Design as2650, start of the top module:
module as2650(
	input reset,
	output [12:0] adr,
	input [7:0] dbus_in,
	output [7:0] dbus_out,
	output oeb,
	output rw,
	output opreq,
	output wrp,
	output m_io,
	output d_c,
	input sense,
	output flag,
	input clk
);
For scale: roughly 3,600 cells after synthesis, about 280 flip-flops, about 29,000 µm² of cells after synthesis.
Settings: LEC_CHECK=0, CAP_MARGIN=15, CELL_PAD_IN_SITES_DETAIL_PLACEMENT=0, CELL_PAD_IN_SITES_GLOBAL_PLACEMENT=1, CORE_ASPECT_RATIO=1.68, CORE_MARGIN=2, CORE_UTILIZATION=50, CTS_CLUSTER_DIAMETER=240, HOLD_SLACK_MARGIN=0.17, SETUP_SLACK_MARGIN=-0.03, SLEW_MARGIN=20, TNS_END_PERCENT=5; clock period 4.95 ns.
run.sh (not shown) runs the stock make flow with config.mk's settings and CLKGATE_MAP_FILE=.
The starting point reached the layout checks and failed them: setup timing.
Then changed:
Settings changed: CAP_MARGIN 15 to 20, CELL_PAD_IN_SITES_DETAIL_PLACEMENT 0 to unset, CELL_PAD_IN_SITES_GLOBAL_PLACEMENT 1 to unset, CORE_ASPECT_RATIO 1.68 to unset, CORE_UTILIZATION 50 to 61, CTS_CLUSTER_DIAMETER 240 to 29, HOLD_SLACK_MARGIN 0.17 to unset, SETUP_SLACK_MARGIN -0.03 to 1.3, TNS_END_PERCENT 5 to unset.
Clock period 4.95 ns to 5.38 ns, I/O delays scaled along.
- The changed run stopped in global routing (5_1_grt) on GRT-0232
- area after synthesis stays the same
- die area fell by 18%
- synthesized cell count does not change
Then changed:
Settings changed: CELL_PAD_IN_SITES_GLOBAL_PLACEMENT set to 2, CORE_UTILIZATION 61 to 50, CTS_CLUSTER_DIAMETER 29 to unset, MIN_ROUTING_LAYER set to met2, SETUP_SLACK_MARGIN 1.3 to unset.
Clock period 5.38 ns to 8.0 ns, I/O delays scaled along.
Outcome:
- The new run stopped in global routing (5_1_grt)
- die size rises by 22%
- area after synthesis is unchanged
- synthesized cell count does not change
Then changed:
Settings changed: ABC_AREA set to 0, CAP_MARGIN 20 to 15, CELL_PAD_IN_SITES_GLOBAL_PLACEMENT 2 to unset, CORE_UTILIZATION 50 to 40, CTS_CLUSTER_DIAMETER set to 321, GPL_TIMING_DRIVEN set to 1, HOLD_SLACK_MARGIN set to 0.19, MAX_ROUTING_LAYER set to met4, PLACE_DENSITY set to 0.86, SLEW_MARGIN 20 to 30, TNS_END_PERCENT set to 70.
Clock period 8.0 ns to 5.57 ns, I/O delays scaled along.
The changed run did not get past global routing (5_1_grt).
Synthesized cell count stays the same.
Die size climbs by a quarter to a third.
Synthesized area stays the same.

========
wip/maple:
as2650 again, from the RTL that the note above started with.
## as2650
module as2650(
	input reset,
	output [12:0] adr,
	input [7:0] dbus_in,
	output [7:0] dbus_out,
	output oeb,
	output rw,
	output opreq,
	output wrp,
	output m_io,
	output d_c,
	input sense,
	output flag,
	input clk
);
clock: 4.27 ns
lec_check: 0
abc_area: 1
cap_margin: 15
cell_pad_in_sites_detail_placement: 0
cell_pad_in_sites_global_placement: 0
core_aspect_ratio: 1.93
core_margin: 2
core_utilization: 72
cts_cluster_diameter: 240
cts_cluster_size: 14
hold_slack_margin: 0.17
place_density_lb_addon: 0.25
setup_slack_margin: -0.03
slew_margin: 40
wip/maple never completed; the flow aborted with a tool error in global routing.
For wip/xenon, these inputs were changed with respect to wip/maple:
# wip/maple
export LEC_CHECK = 0
export ABC_AREA = 1
export CAP_MARGIN = 15
export CELL_PAD_IN_SITES_DETAIL_PLACEMENT = 0
export CELL_PAD_IN_SITES_GLOBAL_PLACEMENT = 0
export CORE_ASPECT_RATIO = 1.93
export CORE_MARGIN = 2
export CORE_UTILIZATION = 72
export CTS_CLUSTER_DIAMETER = 240
export CTS_CLUSTER_SIZE = 14
export HOLD_SLACK_MARGIN = 0.17
export PLACE_DENSITY_LB_ADDON = 0.25
export SETUP_SLACK_MARGIN = -0.03
export SLEW_MARGIN = 40
create_clock -name core_clock -period 4.27 [get_ports {clk}]
# wip/xenon
export LEC_CHECK = 0
export CAP_MARGIN = 15
export CELL_PAD_IN_SITES_DETAIL_PLACEMENT = 0
export CELL_PAD_IN_SITES_GLOBAL_PLACEMENT = 0
export CORE_ASPECT_RATIO = 1.08
export CORE_MARGIN = 2
export CORE_UTILIZATION = 63
export CTS_CLUSTER_DIAMETER = 28
export HOLD_SLACK_MARGIN = -0.08
export MAX_ROUTING_LAYER = met4
export SETUP_SLACK_MARGIN = -0.03
export SLEW_MARGIN = 20
export TNS_END_PERCENT = 5
create_clock -name core_clock -period 4.95 [get_ports {clk}]
==> results <==
FAIL wip/xenon @ global routing: tool exited with error. The log for wip/maple ends in global routing with error GRT-0116, so the run never completed. Diff wip/maple and wip/xenon: pre-placement core utilization lower in wip/xenon. As far as flop and latch count out of synthesis is concerned, wip/maple and wip/xenon perform about the same. Relative to wip/maple, the die height of wip/xenon is lower by 21%. Horizontal die dimension ended up about 40% higher on wip/xenon than on wip/maple. Diff wip/maple -> wip/xenon: chip area line of the yosys report lower, share of cell area taken by muxes after synthesis higher, number of buffers created by CTS higher, total die area higher. Total number of placement rows: lower on wip/xenon. On wip/xenon: cell total in the yosys stat output is 904 lower than what wip/maple gave.
Modified inputs, wip/yarrow compared to wip/xenon
# wip/xenon
export LEC_CHECK = 0
export CAP_MARGIN = 15
export CELL_PAD_IN_SITES_DETAIL_PLACEMENT = 0
export CELL_PAD_IN_SITES_GLOBAL_PLACEMENT = 0
export CORE_ASPECT_RATIO = 1.08
export CORE_MARGIN = 2
export CORE_UTILIZATION = 63
export CTS_CLUSTER_DIAMETER = 28
export HOLD_SLACK_MARGIN = -0.08
export MAX_ROUTING_LAYER = met4
export SETUP_SLACK_MARGIN = -0.03
export SLEW_MARGIN = 20
export TNS_END_PERCENT = 5
create_clock -name core_clock -period 4.95 [get_ports {clk}]
# wip/yarrow
export LEC_CHECK = 0
export CAP_MARGIN = 20
export CORE_MARGIN = 2
export CORE_UTILIZATION = 40
export SLEW_MARGIN = 20
create_clock -name core_clock -period 7.24 [get_ports {clk}]
### Flow results
- wip/yarrow completed; timing, DRC and antenna clean
- Starting density of the core ends up lower on wip/yarrow.
- Looking at buffers inserted during post-CTS setup optimization across wip/yarrow and wip/xenon, the one that comes out higher is wip/xenon.
- As far as number of primary I/O pins goes, wip/xenon and wip/yarrow are indistinguishable; the numbers are identical.
- wip/yarrow vs. wip/xenon: cell total after placement climbed about 2.2%, final weighted congestion of routability-driven global placement dropped 14%.
- Delta(worst slack at placement, wip/yarrow - wip/xenon) > 0
- Standard-cell row count went up by more than 10% going from wip/xenon to wip/yarrow.
Input changes introduced in wip/quartz (baseline for comparison: wip/yarrow):
# wip/yarrow
export LEC_CHECK = 0
export CAP_MARGIN = 20
export CORE_MARGIN = 2
export CORE_UTILIZATION = 40
export SLEW_MARGIN = 20
create_clock -name core_clock -period 7.24 [get_ports {clk}]
# wip/quartz
export LEC_CHECK = 0
export CAP_MARGIN = 20
export CORE_MARGIN = 2
export CORE_UTILIZATION = 64
export MAX_ROUTING_LAYER = met4
export SETUP_SLACK_MARGIN = 1.97
export SLEW_MARGIN = 20
create_clock -name core_clock -period 8.0 [get_ports {clk}]
[summary]
- Both conditions hold for wip/quartz: the flow ran to the end and the final layout passed the timing, DRC and antenna checks.
- Min data arrival time at the worst-slack endpoint across wip/yarrow and wip/quartz: wip/quartz
- When wip/quartz is measured against wip/yarrow, its core utilization turns out 25 points higher.
- Compared with wip/yarrow, in wip/quartz part of the power in combinational logic moved up; layout overhead on the synthesized area moved down; critical path depth moved down.
- wip/quartz vs. wip/yarrow: clock network area share -0.46 points, total power -about 9%, routing usage on met2 +27 points, maximum fanout along the worst path +19.

========
## alpha
as2650 again, from the RTL that the note above started with.
## as2650
module as2650(
	input reset,
	output [12:0] adr,
	input [7:0] dbus_in,
	output [7:0] dbus_out,
	output oeb,
	output rw,
	output opreq,
	output wrp,
	output m_io,
	output d_c,
	input sense,
	output flag,
	input clk
);
==> flow/config.mk <==
export PLATFORM = sky130hd
export DESIGN_NAME = as2650
export DESIGN_NICKNAME = as2650
export VERILOG_FILES = /design/flow/design.v
export SDC_FILE = /design/flow/constraint.sdc
export NUM_CORES = 4
export LEC_CHECK = 0
export CAP_MARGIN = 20
export CORE_MARGIN = 2
export CORE_UTILIZATION = 40
export SETUP_SLACK_MARGIN = -0.52
export SLEW_MARGIN = 20
==> flow/constraint.sdc <==
create_clock -name core_clock -period 7.24 [get_ports {clk}]
set_input_delay 1.4480 -clock core_clock [delete_from_list [all_inputs] [get_ports {clk}]]
set_output_delay 1.4480 -clock core_clock [all_outputs]
set_load 0.01 [all_outputs]
alpha: all stages complete, timing, DRC and antenna checks passed
For beta, these inputs were changed with respect to alpha:
-- flow/config.mk --
<<< alpha, line 9
export CORE_MARGIN = 2
export CORE_UTILIZATION = 40
export SETUP_SLACK_MARGIN = -0.52
export SLEW_MARGIN = 20
>>> beta, line 9
export CORE_MARGIN = 2
export CORE_UTILIZATION = 70
export CTS_CLUSTER_SIZE = 31
export SLEW_MARGIN = 20
==> flow/constraint.sdc <==
create_clock -name core_clock -period 4.48 [get_ports {clk}]
set_input_delay 0.8960 -clock core_clock [delete_from_list [all_inputs] [get_ports {clk}]]
set_output_delay 0.8960 -clock core_clock [all_outputs]
set_load 0.01 [all_outputs]
--- outcome ---
- For placeable core region, dividing the value from alpha by the value from beta gives 1.8.
- Taking alpha as the reference, in beta final estimated routing congestion in global placement increased about 34%, width of the die decreased 66 µm, die area decreased about 40%, number of nets produced by synthesis essentially unchanged.
- beta is listed as incomplete: the tool reported an error in global routing (5_1_grt) and the run ended there.
Here is what was changed in the inputs of gamma compared with beta.
-- flow/config.mk --
<<< beta, line 7
export LEC_CHECK = 0
export CAP_MARGIN = 20
export CORE_MARGIN = 2
export CORE_UTILIZATION = 70
export CTS_CLUSTER_SIZE = 31
export SLEW_MARGIN = 20
>>> gamma, line 7
export LEC_CHECK = 0
export ABC_AREA = 1
export CAP_MARGIN = 15
export CELL_PAD_IN_SITES_DETAIL_PLACEMENT = 0
export CELL_PAD_IN_SITES_GLOBAL_PLACEMENT = 1
export CORE_ASPECT_RATIO = 1.68
export CORE_MARGIN = 2
export CORE_UTILIZATION = 55
export CTS_CLUSTER_DIAMETER = 240
export HOLD_SLACK_MARGIN = 0.17
export PLACE_DENSITY_LB_ADDON = 0.15
export SETUP_SLACK_MARGIN = -0.03
export SLEW_MARGIN = 20
export TNS_END_PERCENT = 5
==> flow/constraint.sdc <==
create_clock -name core_clock -period 4.95 [get_ports {clk}]
set_input_delay 0.9900 -clock core_clock [delete_from_list [all_inputs] [get_ports {clk}]]
set_output_delay 0.9900 -clock core_clock [all_outputs]
set_load 0.01 [all_outputs]
Notes after the runs:
Taking beta as the reference point, the synthesized area of gamma rises by 2.8%. gamma vs beta — die height climbed by more than a quarter. beta terminated abnormally: global routing (5_1_grt) reported GRT-0116. In the summary table, gamma is marked failed, with error GRT-0116 raised in global routing (5_1_grt). For beta, the largest non-sequential cell family by area was AND-OR/OR-AND gates, unlike gamma, where it was simple AND/OR/NAND/NOR gates. gamma vs beta — number of buffers added by the clock tree synthesis step dropped by more than 10%. Going from beta to gamma, average cell area after synthesis fell about 18%, pre-placement core utilization fell 15 points.
Input-level comparison between delta and gamma:
==> flow/config.mk <==
export PLATFORM = sky130hd
export DESIGN_NAME = as2650
export DESIGN_NICKNAME = as2650
export VERILOG_FILES = /design/flow/design.v
export SDC_FILE = /design/flow/constraint.sdc
export NUM_CORES = 4
export LEC_CHECK = 0
export CAP_MARGIN = 20
export CORE_MARGIN = 2
export CORE_UTILIZATION = 40
export SLEW_MARGIN = 20
==> flow/constraint.sdc <==
create_clock -name core_clock -period 8.0 [get_ports {clk}]
set_input_delay 1.6000 -clock core_clock [delete_from_list [all_inputs] [get_ports {clk}]]
set_output_delay 1.6000 -clock core_clock [all_outputs]
set_load 0.01 [all_outputs]
Results
- Status for delta and gamma: clean finish in delta only
- global routing (5_1_grt): gamma exited with error
- delta vs. gamma: maximum level of the CTS H-tree shows an increase of 1; die width shows an increase of about 50%; simple-gate portion of the synthesized area shows a reduction of 8.7 points; placeable core region shows an increase of 34%.
- In delta the unique cell type count in the Yosys netlist turned out about 23% higher than in gamma.

========
Starting RTL as in the previous note.
## as2650
module as2650(
	input reset,
	output [12:0] adr,
	input [7:0] dbus_in,
	output [7:0] dbus_out,
	output oeb,
	output rw,
	output opreq,
	output wrp,
	output m_io,
	output d_c,
	input sense,
	output flag,
	input clk
);
export LEC_CHECK = 0
export ABC_AREA = 1
export CAP_MARGIN = 20
export CORE_MARGIN = 2
export CORE_UTILIZATION = 70
export CTS_CLUSTER_SIZE = 31
export PLACE_DENSITY_LB_ADDON = 0.2
export SETUP_SLACK_MARGIN = 1.23
export SLEW_MARGIN = 20
create_clock -name core_clock -period 4.48 [get_ports {clk}]
The first run ended with an error in global routing with GRT-0116.
==> next run, changes <==
Settings changed: CAP_MARGIN 20 to 15, CELL_PAD_IN_SITES_DETAIL_PLACEMENT set to 0, CELL_PAD_IN_SITES_GLOBAL_PLACEMENT set to 0, CORE_ASPECT_RATIO set to 0.89, CORE_UTILIZATION 70 to 72, CTS_CLUSTER_DIAMETER set to 28, CTS_CLUSTER_SIZE 31 to 14, HOLD_SLACK_MARGIN set to 0.17, SETUP_SLACK_MARGIN 1.23 to 0.98, SLEW_MARGIN 20 to 0.
Clock period 4.48 ns to 4.06 ns, I/O delays scaled along.
What happened: This time the run aborted during clock tree synthesis. Synthesized area stays the same. Die size drops by 2.7%. Synthesized cell count does not change.
==> next run, changes <==
Settings changed: ABC_AREA 1 to unset, CAP_MARGIN 15 to 20, CELL_PAD_IN_SITES_DETAIL_PLACEMENT 0 to unset, CELL_PAD_IN_SITES_GLOBAL_PLACEMENT 0 to unset, CORE_ASPECT_RATIO 0.89 to unset, CORE_UTILIZATION 72 to 40, CTS_CLUSTER_DIAMETER 28 to unset, CTS_CLUSTER_SIZE 14 to unset, HOLD_SLACK_MARGIN 0.17 to unset, PLACE_DENSITY_LB_ADDON 0.2 to unset, SETUP_SLACK_MARGIN 0.98 to unset, SLEW_MARGIN 0 to 20.
Clock period 4.06 ns to 4.14 ns, I/O delays scaled along.
The new run reached the layout checks and failed them: negative setup slack.
Area after synthesis shrinks by 2.8%.
Die area grows by 73%.
Synthesized cell count shrinks by 20%.
==> next run, changes <==
Settings changed: ABC_AREA set to 1, CORE_UTILIZATION 40 to 70, CTS_CLUSTER_SIZE set to 31, SETUP_SLACK_MARGIN set to 1.18.
Clock period 4.14 ns to 4.48 ns, I/O delays scaled along.
With this change the flow stopped in global routing, error GRT-0116.
Die size goes down by 41%.
Area after synthesis goes up by 2.8%.
Synthesized cell count goes up by 25%.
==> next run, changes <==
Settings changed: CELL_PAD_IN_SITES_GLOBAL_PLACEMENT set to 2, CORE_UTILIZATION 70 to 50, CTS_CLUSTER_SIZE 31 to unset, MIN_ROUTING_LAYER set to met2, SETUP_SLACK_MARGIN 1.18 to unset.
Clock period 4.48 ns to 8.0 ns, I/O delays scaled along.
After rerunning: Now the flow never finished: it broke off in global placement without I/O (GPL-0301); die size came out higher by about 40%; synthesized cell count is unchanged; synthesized area does not change.
==> next run, changes <==
Settings changed: ABC_AREA 1 to 0, CAP_MARGIN 20 to 30, CORE_MARGIN 2 to 9, CTS_CLUSTER_DIAMETER set to 63, CTS_CLUSTER_SIZE set to 24, GPL_TIMING_DRIVEN set to 1, HOLD_SLACK_MARGIN set to 0.24, MIN_ROUTING_LAYER met2 to met1, SLEW_MARGIN 20 to 30.
Result: With this change the flow produced a clean layout; synthesized area fell by 2.8%; die size rose by 8.7%; synthesized cell count fell by 20%.
Power is estimated from default activity; no workload was simulated.
